Setup of try-umber:
## top
module top(
    input logic clk,         
    input logic rst,         
    output logic RGB_R,      
    output logic RGB_G,      
    output logic RGB_B       
);
Size: about 2,800 cells after synthesis, ~5 I/O pins, about 20,000 µm² of cells after synthesis.
==> flow/config.mk <==
export PLATFORM = sky130hd
export DESIGN_NAME = top
export DESIGN_NICKNAME = top
export VERILOG_FILES = /design/flow/design.v
export SDC_FILE = /design/flow/constraint.sdc
export NUM_CORES = 4
export LEC_CHECK = 0
export ABC_AREA = 1
export CAP_MARGIN = 0
export CELL_PAD_IN_SITES_DETAIL_PLACEMENT = 0
export CORE_ASPECT_RATIO = 0.5
export CORE_MARGIN = 2
export CORE_UTILIZATION = 59
export CTS_CLUSTER_DIAMETER = 188
export CTS_CLUSTER_SIZE = 91
export GPL_TIMING_DRIVEN = 0
export MAX_ROUTING_LAYER = met5
export MIN_ROUTING_LAYER = met1
export PLACE_DENSITY = 0.35
export SLEW_MARGIN = 0
export TNS_END_PERCENT = 10
==> flow/constraint.sdc <==
create_clock -name core_clock -period 10.2 [get_ports {clk}]
set_input_delay 2.0400 -clock core_clock [delete_from_list [all_inputs] [get_ports {clk}]]
set_output_delay 2.0400 -clock core_clock [all_outputs]
set_load 0.01 [all_outputs]
run.sh (not shown) runs the stock make flow with config.mk's settings and CLKGATE_MAP_FILE=.
In try-umber the implementation ran to completion but is not tape-out ready, as the final checks report setup timing.
Setup changes, try-umber to try-garnet
# try-umber
export LEC_CHECK = 0
export ABC_AREA = 1
export CAP_MARGIN = 0
export CELL_PAD_IN_SITES_DETAIL_PLACEMENT = 0
export CORE_ASPECT_RATIO = 0.5
export CORE_MARGIN = 2
export CORE_UTILIZATION = 59
export CTS_CLUSTER_DIAMETER = 188
export CTS_CLUSTER_SIZE = 91
export GPL_TIMING_DRIVEN = 0
export MAX_ROUTING_LAYER = met5
export MIN_ROUTING_LAYER = met1
export PLACE_DENSITY = 0.35
export SLEW_MARGIN = 0
export TNS_END_PERCENT = 10
create_clock -name core_clock -period 10.2 [get_ports {clk}]
# try-garnet
export LEC_CHECK = 0
export ABC_AREA = 0
export CAP_MARGIN = 40
export CELL_PAD_IN_SITES_DETAIL_PLACEMENT = 0
export CORE_ASPECT_RATIO = 1.06
export CORE_MARGIN = 2
export CORE_UTILIZATION = 72
export MAX_ROUTING_LAYER = met5
export MIN_ROUTING_LAYER = met1
export PLACE_DENSITY = 0.37
export SLEW_MARGIN = 20
create_clock -name core_clock -period 4.29 [get_ports {clk}]
--- outcome ---
- Taking try-umber over try-garnet, the overall die width ratio works out to 1.6.
- Die area ended up 6000 µm² lower on try-garnet than on try-umber.
- In the tables for try-umber and try-garnet, core utilization before placement reads higher with try-garnet.
- Flow for try-garnet halted at detailed placement, error code DPL-0033.
diff inputs: try-garnet => try-xenon
# try-garnet
export LEC_CHECK = 0
export ABC_AREA = 0
export CAP_MARGIN = 40
export CELL_PAD_IN_SITES_DETAIL_PLACEMENT = 0
export CORE_ASPECT_RATIO = 1.06
export CORE_MARGIN = 2
export CORE_UTILIZATION = 72
export MAX_ROUTING_LAYER = met5
export MIN_ROUTING_LAYER = met1
export PLACE_DENSITY = 0.37
export SLEW_MARGIN = 20
create_clock -name core_clock -period 4.29 [get_ports {clk}]
# try-xenon
export LEC_CHECK = 0
export ABC_AREA = 0
export CAP_MARGIN = 40
export CELL_PAD_IN_SITES_DETAIL_PLACEMENT = 0
export CORE_MARGIN = 2
export CORE_UTILIZATION = 72
export MAX_ROUTING_LAYER = met5
export MIN_ROUTING_LAYER = met1
export PLACE_DENSITY_LB_ADDON = 0.0
export SLEW_MARGIN = 20
create_clock -name core_clock -period 10.8 [get_ports {clk}]
Notes after the runs:
- Completing all stages was not enough for try-xenon: its layout failed the final checks because of setup timing.
- As far as portion of the post-synthesis area used by sequential elements goes, try-garnet and try-xenon are indistinguishable; the numbers are identical.
- try-xenon: row count about 3.2% below try-garnet
- Diff try-xenon..try-garnet | area share of fa/ha/maj cells after synthesis | unchanged
- Summary of try-xenon over try-garnet: chip footprint level, post-synthesis cell count from yosys now sits at about the same level, placeable core region decreased by 120 µm² relative to the old numbers.

---

Setup of build 31:
Starting RTL as in the previous note.
==> flow/config.mk <==
export PLATFORM = sky130hd
export DESIGN_NAME = top
export DESIGN_NICKNAME = top
export VERILOG_FILES = /design/flow/design.v
export SDC_FILE = /design/flow/constraint.sdc
export NUM_CORES = 4
export LEC_CHECK = 0
export ABC_AREA = 0
export CAP_MARGIN = 40
export CELL_PAD_IN_SITES_DETAIL_PLACEMENT = 0
export CORE_MARGIN = 2
export CORE_UTILIZATION = 70
export MAX_ROUTING_LAYER = met5
export MIN_ROUTING_LAYER = met1
export PLACE_DENSITY_LB_ADDON = 0.01
export SLEW_MARGIN = 20
==> flow/constraint.sdc <==
create_clock -name core_clock -period 5.27 [get_ports {clk}]
set_input_delay 1.0540 -clock core_clock [delete_from_list [all_inputs] [get_ports {clk}]]
set_output_delay 1.0540 -clock core_clock [all_outputs]
set_load 0.01 [all_outputs]
Build 31 got as far as 5_1_grt, where a tool error ended the run.
Input changes introduced in build 37 (baseline for comparison: build 31):
==> flow/config.mk <==
export PLATFORM = sky130hd
export DESIGN_NAME = top
export DESIGN_NICKNAME = top
export VERILOG_FILES = /design/flow/design.v
export SDC_FILE = /design/flow/constraint.sdc
export NUM_CORES = 4
export LEC_CHECK = 0
export ABC_AREA = 1
export CAP_MARGIN = 40
export CELL_PAD_IN_SITES_DETAIL_PLACEMENT = 0
export CORE_MARGIN = 2
export CORE_UTILIZATION = 58
export MAX_ROUTING_LAYER = met5
export MIN_ROUTING_LAYER = met1
export PLACE_DENSITY = 0.62
export SLEW_MARGIN = 20
==> flow/constraint.sdc <==
create_clock -name core_clock -period 7.38 [get_ports {clk}]
set_input_delay 1.4760 -clock core_clock [delete_from_list [all_inputs] [get_ports {clk}]]
set_output_delay 1.4760 -clock core_clock [all_outputs]
set_load 0.01 [all_outputs]
Build 37 completed end to end; final checks failed (negative setup slack). Build 37 vs build 31: synthesized area down slightly. Against build 31, build 37 comes in about 20% higher on die size. Post-CTS setup-driven buffer insertion count, build 31 and build 37: smaller value in build 37. Build 37: area fraction in xor and xnor cells 2.1 points below build 31. Compared with build 31, mean area per synthesized cell in build 37 decreased by more than 10%. Summary of the comparison: standard-cell row count is higher in build 37, relative to build 31. Comparing synthesized chip area reported by yosys for build 31 and build 37, the bigger number came from build 31.
#### Input delta (build 42 over build 37)
==> flow/config.mk <==
export PLATFORM = sky130hd
export DESIGN_NAME = top
export DESIGN_NICKNAME = top
export VERILOG_FILES = /design/flow/design.v
export SDC_FILE = /design/flow/constraint.sdc
export NUM_CORES = 4
export LEC_CHECK = 0
export ABC_AREA = 0
export CAP_MARGIN = 40
export CELL_PAD_IN_SITES_DETAIL_PLACEMENT = 2
export CORE_MARGIN = 2
export CORE_UTILIZATION = 26
export GPL_ROUTABILITY_DRIVEN = 0
export MAX_ROUTING_LAYER = met5
export MIN_ROUTING_LAYER = met2
export PLACE_DENSITY = 0.62
export SLEW_MARGIN = 20
==> flow/constraint.sdc <==
create_clock -name core_clock -period 10.2 [get_ports {clk}]
set_input_delay 2.0400 -clock core_clock [delete_from_list [all_inputs] [get_ports {clk}]]
set_output_delay 2.0400 -clock core_clock [all_outputs]
set_load 0.01 [all_outputs]
==> comparison <==
What the final checks of build 37 revealed, after a flow that finished every stage, was a layout that fails on negative setup slack. Build 42 terminated abnormally: 5_1_grt reported GRT-0116. Diff build 37 -> build 42 | placeable core region | increase of about 120%. Clock tree buffer depth: build 37 vs build 42 identical. Of build 37 and build 42, the run reporting the lower placed instance area was build 37. Build 42 vs. build 37: post-synth area from yosys stat up about 0.65%; half-perimeter wire length after placement up 57000 µm; placement row count up 33; area share of and/or/nand/nor cells after synthesis down 9.5 points. Build 42 does worse than build 37 on chip area. Summary: area of the mapped netlist, build 42 worse than build 37. In the metrics for build 37 and build 42, the one carrying the higher starting density of the core is build 37.
Setup changes, build 42 to build 53
==> flow/config.mk <==
export PLATFORM = sky130hd
export DESIGN_NAME = top
export DESIGN_NICKNAME = top
export VERILOG_FILES = /design/flow/design.v
export SDC_FILE = /design/flow/constraint.sdc
export NUM_CORES = 4
export LEC_CHECK = 0
export ABC_AREA = 0
export CAP_MARGIN = 40
export CELL_PAD_IN_SITES_DETAIL_PLACEMENT = 0
export CORE_ASPECT_RATIO = 0.5
export CORE_MARGIN = 2
export CORE_UTILIZATION = 59
export CTS_CLUSTER_DIAMETER = 188
export CTS_CLUSTER_SIZE = 91
export GPL_TIMING_DRIVEN = 0
export MAX_ROUTING_LAYER = met5
export MIN_ROUTING_LAYER = met1
export PLACE_DENSITY = 0.62
export SLEW_MARGIN = 0
export TNS_END_PERCENT = 10
[summary]
Although it ran to completion, build 53 produced a layout that fails the final checks because of negative setup slack. On standard cell area after detailed placement, the higher figure sits with build 42, not build 53. Number of resized instances in the post-cts repair step of build 53 falls short of that of build 42 by a few percent. Compared with build 42, build 53 shows a higher buffers inserted during post-CTS setup optimization. [compare] base=build 42 new=build 53: cell count in the Yosys report did not really move, net count after synthesis held. Delta (build 53 minus build 42): post-placement worst setup slack went up, floorplan core area fell about 56%, number of placed cells counting well taps dropped 960. Between build 53 and build 42, it is build 53 whose sum of net half-perimeters after detailed placement is lower, by 62000 µm.

---

== P ==
top again, from the RTL that the note above started with.
export LEC_CHECK = 0
export ABC_AREA = 1
export CAP_MARGIN = 20
export CORE_ASPECT_RATIO = 1.47
export CORE_MARGIN = 2
export CORE_UTILIZATION = 69
export CTS_CLUSTER_DIAMETER = 397
export CTS_CLUSTER_SIZE = 95
export PLACE_DENSITY = 0.35
export SLEW_MARGIN = 20
create_clock -name core_clock -period 9.65 [get_ports {clk}]
P is listed as incomplete: the tool reported an error in global routing (5_1_grt) and the run ended there.
What Q does differently from P at the input level:
diff --git a/flow/config.mk b/flow/config.mk
--- a/flow/config.mk
+++ b/flow/config.mk
@@ -9,7 +9,5 @@
 export CAP_MARGIN = 20
-export CORE_ASPECT_RATIO = 1.47
 export CORE_MARGIN = 2
-export CORE_UTILIZATION = 69
-export CTS_CLUSTER_DIAMETER = 397
-export CTS_CLUSTER_SIZE = 95
+export CORE_UTILIZATION = 72
+export CTS_CLUSTER_DIAMETER = 398
 export PLACE_DENSITY = 0.35
==> flow/constraint.sdc <==
create_clock -name core_clock -period 5.07 [get_ports {clk}]
set_input_delay 1.0140 -clock core_clock [delete_from_list [all_inputs] [get_ports {clk}]]
set_output_delay 1.0140 -clock core_clock [all_outputs]
set_load 0.01 [all_outputs]
Q did not run to completion, as it errored out during clock tree synthesis (4_1_cts). P did not make it past global routing (5_1_grt), where a tool error ended it. Of P and Q, the lower cell count after placement belongs to P. Re share of the synthesized netlist area taken by xor and xnor gates: no difference whatsoever between P and Q. Re mean area per synthesized cell: no difference whatsoever between Q and P. Post-synthesis cell area: Q vs P identical. Sort P and Q by pre-placement core utilization, ascending, and P comes first. Global placement routability congestion, P and Q: smaller value in P. Q vs P: placed wire-length estimate up by more than a quarter. Q vs P — die area dropped about 4%.
Changes in R relative to Q:
diff --git a/flow/config.mk b/flow/config.mk
--- a/flow/config.mk
+++ b/flow/config.mk
@@ -11,4 +11,4 @@
 export CORE_UTILIZATION = 72
-export CTS_CLUSTER_DIAMETER = 398
-export PLACE_DENSITY = 0.35
+export CTS_CLUSTER_SIZE = 81
+export PLACE_DENSITY_LB_ADDON = 0.23
 export SLEW_MARGIN = 20
==> flow/constraint.sdc <==
create_clock -name core_clock -period 14.0 [get_ports {clk}]
set_input_delay 2.8000 -clock core_clock [delete_from_list [all_inputs] [get_ports {clk}]]
set_output_delay 2.8000 -clock core_clock [all_outputs]
set_load 0.01 [all_outputs]
## What came out
- The flow ran to completion for all of Q and R but Q, which stopped partway.
- Q: DPL-0033 in clock tree synthesis (4_1_cts) -> run aborted
- Reported for R and Q, number of instances in the synthesized netlist turned out identical to the last digit.
- R against Q: area after synthesis held steady, number of placed instances, taps included went down, post-detailed-placement half-perimeter wirelength went down by about 27%, cell area reported after detailed placement fell by 19%.
- The area share of and/or/nand/nor cells after synthesis was comparable across R and Q.
- Diff R..Q | total of flip-flops plus latches after synthesis | unchanged
- Share of cell area taken by muxes after synthesis came out exactly the same in R and Q.
- Q -> R: mean area per synthesized cell delta 0, exact match
Edits applied to the flow inputs when going from R to S:
diff --git a/flow/config.mk b/flow/config.mk
--- a/flow/config.mk
+++ b/flow/config.mk
@@ -7,8 +7,8 @@
 export LEC_CHECK = 0
-export ABC_AREA = 1
 export CAP_MARGIN = 20
 export CORE_MARGIN = 2
-export CORE_UTILIZATION = 72
-export CTS_CLUSTER_SIZE = 81
-export PLACE_DENSITY_LB_ADDON = 0.23
+export CORE_UTILIZATION = 40
+export CTS_CLUSTER_DIAMETER = 398
+export CTS_CLUSTER_SIZE = 95
 export SLEW_MARGIN = 20
+export TNS_END_PERCENT = 10
==> results <==
- Relative to R, share of the core filled by cells before placement decreased by 33 points in S.
- Relative to R, the total power per unit cell area measured on S has decreased by more than 10%.
- On instance area after placement, the lower figure sits with R, not S.
- Mean routed wirelength per cell came out higher on S than on R.
- Sort R and S by met3 demand-to-capacity share in global routing asc -> top: S
- Higher wire length among R and S: S
- Re count of cells along the worst register-to-register path: R was higher than S.
- The post-synthesis adder-cell area fraction of S is lower than that of R.
Power is estimated from default activity; no workload was simulated.
